## Calculator_top
module Calculator_top(
    input wire [3:0] a, 
    input wire [3:0] b,
    input wire clk, 
    input wire rst, 
    input wire enter, 
    input wire back,
    input wire up, 
    input wire down,
    output wire [3:0] an, 
    output wire [7:0] seg,
    output reg bin_ind
);
==> flow/config.mk <==
export PLATFORM = sky130hd
export DESIGN_NAME = Calculator_top
export DESIGN_NICKNAME = Calculator_top
export VERILOG_FILES = /design/flow/design.v
export SDC_FILE = /design/flow/constraint.sdc
export NUM_CORES = 4
export LEC_CHECK = 0
export ABC_AREA = 1
export CAP_MARGIN = 0
export CELL_PAD_IN_SITES_DETAIL_PLACEMENT = 1
export CORE_MARGIN = 2
export CORE_UTILIZATION = 24
export CTS_CLUSTER_DIAMETER = 59
export CTS_CLUSTER_SIZE = 44
export GPL_ROUTABILITY_DRIVEN = 0
export GPL_TIMING_DRIVEN = 0
export HOLD_SLACK_MARGIN = 0.25
export MIN_ROUTING_LAYER = met2
export SLEW_MARGIN = 20
==> flow/constraint.sdc <==
create_clock -name core_clock -period 8.09 [get_ports {clk}]
set_input_delay 1.6180 -clock core_clock [delete_from_list [all_inputs] [get_ports {clk}]]
set_output_delay 1.6180 -clock core_clock [all_outputs]
set_load 0.01 [all_outputs]
run.sh (not shown) runs the stock make flow with config.mk's settings and CLKGATE_MAP_FILE=.
The baseline finished with setup timing left.
Next try:
Settings changed: ABC_AREA 1 to default, CAP_MARGIN 0 to 20, CELL_PAD_IN_SITES_DETAIL_PLACEMENT 1 to default, CORE_UTILIZATION 24 to 40, CTS_CLUSTER_DIAMETER 59 to default, CTS_CLUSTER_SIZE 44 to default, GPL_ROUTABILITY_DRIVEN 0 to default, GPL_TIMING_DRIVEN 0 to default, HOLD_SLACK_MARGIN 0.25 to default, MIN_ROUTING_LAYER met2 to default, SETUP_SLACK_MARGIN from default to 2.96.
Clock period 8.09 ns to 11.5 ns, I/O delays scaled along.
What happened:
- Now the flow went through all stages and came out clean
- die size went down by well over a third
- wire length went down by a quarter to a third
- non-clock buffer count went down by 102
- synthesized area went up by a few percent
- count of clock-buffer cells in the layout went up by 8
- cell count went down by about a fifth
- first-iteration DRC count went down by well over a third
- synthesized cell count went down by roughly a tenth
Next try:
Settings changed: ABC_AREA from default to 1, CORE_UTILIZATION 40 to 65, CTS_CLUSTER_DIAMETER from default to 400, SETUP_SLACK_MARGIN 2.96 to default.
Clock period 11.5 ns to 6.41 ns, I/O delays scaled along.
After rerunning: The new run completed and failed the layout checks on setup timing; sequential power increases by 120%; cell area increases by 2.4%; critical path depth increases by 12; global-route usage increases by 11 points; routed wire length increases by 6.2%; via count increases by 11%.
Next try:
Settings changed: ABC_AREA 1 to default, CORE_UTILIZATION 65 to 68, CTS_CLUSTER_DIAMETER 400 to default, CTS_CLUSTER_SIZE from default to 39, SETUP_SLACK_MARGIN from default to -0.62.
Clock period 6.41 ns to 11.7 ns, I/O delays scaled along.
What happened:
- The changed run completed with no timing, DRC or antenna violations
- flip-flop count stays the same
- combinational power fell by 91%
- via count fell by about 9%
- wire length fell by 10%
- setup slack improves by 2400 ps
- die area fell by 2.4%
- sequential power fell by about 55%
- final area fell by about 7%
- worst hold slack degrades by 4.4 ps
- count of clock-buffer cells in the layout rose by 7
- critical path depth fell by 12

========
Starting RTL as in the previous note.
Design Calculator_top, start of the top module:
module Calculator_top(
    input wire [3:0] a, 
    input wire [3:0] b,
    input wire clk, 
    input wire rst, 
    input wire enter, 
    input wire back,
    input wire up, 
    input wire down,
    output wire [3:0] an, 
    output wire [7:0] seg,
    output reg bin_ind
);
clock: 6.54 ns
lec_check: 0
cap_margin: 20
core_margin: 2
core_utilization: 58
cts_cluster_size: 72
hold_slack_margin: -0.1
setup_slack_margin: 1.15
slew_margin: 20
tns_end_percent: 5
The starting point finished with setup timing left.
Edit:
CORE_UTILIZATION = 66   (was 58)
CTS_CLUSTER_SIZE = unset   (was 72)
HOLD_SLACK_MARGIN = unset   (was -0.1)
SETUP_SLACK_MARGIN = unset   (was 1.15)
TNS_END_PERCENT = unset   (was 5)
clock period = 6.41 ns   (was 6.54 ns; I/O delays follow)
The changed run finished but fails on setup timing.
Setup slack loses 530 ps.
Global-route usage climbs by 3.3 points.
Design area barely changes.
Core utilization went up by 9.2 points.
Power is higher by 4.9%.
First-iteration DRC count grows by 11%.
Power and IR drop assume default switching activity.
